==> flow/design.v <==
module ALU (a,b,ctrl,res,R15,res_we,R15_we);
	input signed [15:0] a,b;
	input [3:0] ctrl;
	output reg signed [15:0] res;
	output reg signed [15:0] R15;
	output reg res_we, R15_we;
	always@(*)begin
		res = 16'sd0;
		R15 = 16'sd0;
		res_we = 1'b1;
		R15_we = 1'b0;
		case(ctrl)
			3'b000: begin
						res = a + b;
					end
			3'b001: begin
						res = a - b;
					end
			3'b010: begin
						{R15,res} = a * b;
						R15_we = 1'b1;
					end
			3'b011: begin
						R15_we = 1'b1;
						if (b == 16'sd0) begin
							res = -16'sd1;
							R15 = a;
						end
						else begin
							res = a / b;
							R15 = a % b;
						end
					end
			3'b100: begin
						res = a & b;
					end
			3'b101: begin
						res = a | b;
					end
			default: begin
						res_we = 1'b0;
					end
		endcase
	end
endmodule
module alu16(clk, rst, a, b, ctrl, res, R15);
	input clk, rst;
	input [15:0] a, b;
	input [3:0] ctrl;
	output reg [15:0] res;
	output reg [15:0] R15;
	wire [15:0] alu_res, alu_R15;
	wire res_we, R15_we;
	ALU u_alu(.a(a), .b(b), .ctrl(ctrl), .res(alu_res), .R15(alu_R15), .res_we(res_we), .R15_we(R15_we));
	always @(posedge clk, negedge rst) begin
		if (~rst) begin
			res <= 16'h0000;
			R15 <= 16'h0000;
		end
		else begin
			if (res_we)
				res <= alu_res;
			if (R15_we)
				R15 <= alu_R15;
		end
	end
endmodule
Settings: LEC_CHECK=0, CAP_MARGIN=20, CELL_PAD_IN_SITES_DETAIL_PLACEMENT=0, CELL_PAD_IN_SITES_GLOBAL_PLACEMENT=1, CORE_ASPECT_RATIO=0.66, CORE_MARGIN=4, CORE_UTILIZATION=31, CTS_CLUSTER_DIAMETER=359, CTS_CLUSTER_SIZE=36, GPL_ROUTABILITY_DRIVEN=0, GPL_TIMING_DRIVEN=0, MAX_ROUTING_LAYER=met4, MIN_ROUTING_LAYER=met2, PLACE_DENSITY=0.76, SETUP_SLACK_MARGIN=5.0, SLEW_MARGIN=15, TNS_END_PERCENT=15; clock period 53.5 ns.
run.sh (not shown) runs the stock make flow with config.mk's settings and CLKGATE_MAP_FILE=.
The baseline never finished: it broke off in global routing (5_1_grt) on GRT-0116.
Then changed:
==> flow/config.mk (replaced) <==
export PLATFORM = sky130hd
export DESIGN_NAME = alu16
export DESIGN_NICKNAME = alu16
export VERILOG_FILES = /design/flow/design.v
export SDC_FILE = /design/flow/constraint.sdc
export NUM_CORES = 4
export LEC_CHECK = 0
export CAP_MARGIN = 20
export CORE_MARGIN = 2
export CORE_UTILIZATION = 65
export SETUP_SLACK_MARGIN = 5.0
export SLEW_MARGIN = 20
==> flow/constraint.sdc (replaced) <==
create_clock -name core_clock -period 40.0 [get_ports {clk}]
set_input_delay 8.0000 -clock core_clock [delete_from_list [all_inputs] [get_ports {clk}]]
set_output_delay 8.0000 -clock core_clock [all_outputs]
set_load 0.01 [all_outputs]
Result: The changed run completed without violations; synthesized area stays the same; die size fell by 53%; synthesized cell count does not change.
Then changed:
--- a/flow/config.mk
+++ b/flow/config.mk
@@ -7,6 +7,9 @@
 export LEC_CHECK = 0
+export ABC_AREA = 0
 export CAP_MARGIN = 20
-export CORE_MARGIN = 2
-export CORE_UTILIZATION = 65
-export SETUP_SLACK_MARGIN = 5.0
+export CORE_MARGIN = 9
+export CORE_UTILIZATION = 58
+export CTS_CLUSTER_DIAMETER = 304
+export CTS_CLUSTER_SIZE = 99
 export SLEW_MARGIN = 20
+export TNS_END_PERCENT = 15
The changed run went through all stages and came out clean.
Clock power goes up by 16%.
Synthesized cell count does not change.
Worst setup slack gets worse by 1.7 ns.
Then changed:
==> flow/config.mk (replaced) <==
export PLATFORM = sky130hd
export DESIGN_NAME = alu16
export DESIGN_NICKNAME = alu16
export VERILOG_FILES = /design/flow/design.v
export SDC_FILE = /design/flow/constraint.sdc
export NUM_CORES = 4
export LEC_CHECK = 0
export CAP_MARGIN = 20
export CORE_MARGIN = 2
export CORE_UTILIZATION = 69
export CTS_CLUSTER_DIAMETER = 28
export CTS_CLUSTER_SIZE = 15
export SETUP_SLACK_MARGIN = 5.0
export SLEW_MARGIN = 20
export TNS_END_PERCENT = 5
Global-route usage rose by 19 points.
Worst setup slack improved by 1.6 ns.
Power rose by about 11%.
Design area rose by 8.4%.
Then changed:
--- a/flow/config.mk
+++ b/flow/config.mk
@@ -9,7 +9,7 @@
 export CORE_MARGIN = 2
-export CORE_UTILIZATION = 69
+export CORE_UTILIZATION = 71
 export CTS_CLUSTER_DIAMETER = 28
 export CTS_CLUSTER_SIZE = 15
+export PLACE_DENSITY_LB_ADDON = 0.27
 export SETUP_SLACK_MARGIN = 5.0
 export SLEW_MARGIN = 20
-export TNS_END_PERCENT = 5
What happened: Now the flow failed in global routing (5_1_grt). Synthesized area does not change. Synthesized cell count does not change. Die area is lower by a few percent.
Then changed:
==> flow/config.mk (replaced) <==
export PLATFORM = sky130hd
export DESIGN_NAME = alu16
export DESIGN_NICKNAME = alu16
export VERILOG_FILES = /design/flow/design.v
export SDC_FILE = /design/flow/constraint.sdc
export NUM_CORES = 4
export LEC_CHECK = 0
export ABC_AREA = 0
export CAP_MARGIN = 20
export CORE_MARGIN = 9
export CORE_UTILIZATION = 34
export CTS_CLUSTER_DIAMETER = 304
export CTS_CLUSTER_SIZE = 93
export PLACE_DENSITY = 0.91
export SLEW_MARGIN = 20
export TNS_END_PERCENT = 15
- With this change the flow ran to the end with no violations
- area after synthesis stays the same
- die area climbs by 130%
- synthesized cell count does not change

* * *

RTL: the design.v shown in full above, as it stands there.
Settings: LEC_CHECK=0, CAP_MARGIN=20, CORE_MARGIN=2, CORE_UTILIZATION=25, SETUP_SLACK_MARGIN=1.0, SLEW_MARGIN=20; clock period 47.8 ns.
Next try:
- CORE_UTILIZATION: 25 -> 65
- CTS_CLUSTER_DIAMETER: unset -> 28
- SETUP_SLACK_MARGIN: 1.0 -> 5.0
- clock period: 47.8 -> 40.0 ns (I/O delays scaled with it)
Worst hold slack is worse by 9.3 ps.
Global-route usage came out higher by 33 points.
Clock power came out higher by 13%.
Design area came out higher by 18%.
Next try:
- ABC_AREA: unset -> 1
- CAP_MARGIN: 20 -> 0
- CORE_UTILIZATION: 65 -> 69
- CTS_CLUSTER_DIAMETER: 28 -> 350
- CTS_CLUSTER_SIZE: unset -> 15
- TNS_END_PERCENT: unset -> 5
The new run failed in global routing on GRT-0232.
Die size went down by a few percent.
Synthesized cell count went up by about a fifth.
Area after synthesis barely changes.
Next try:
- ABC_AREA: 1 -> unset
- CAP_MARGIN: 0 -> 20
- CORE_UTILIZATION: 69 -> 65
- CTS_CLUSTER_DIAMETER: 350 -> 24
- CTS_CLUSTER_SIZE: 15 -> unset
Result: With this change the flow went through all stages and came out clean. Die area came out higher by a few percent. Synthesized cell count came out lower by about a fifth. Synthesized area stays flat.
No activity file was given, so power comes from the tool's default toggle rates.
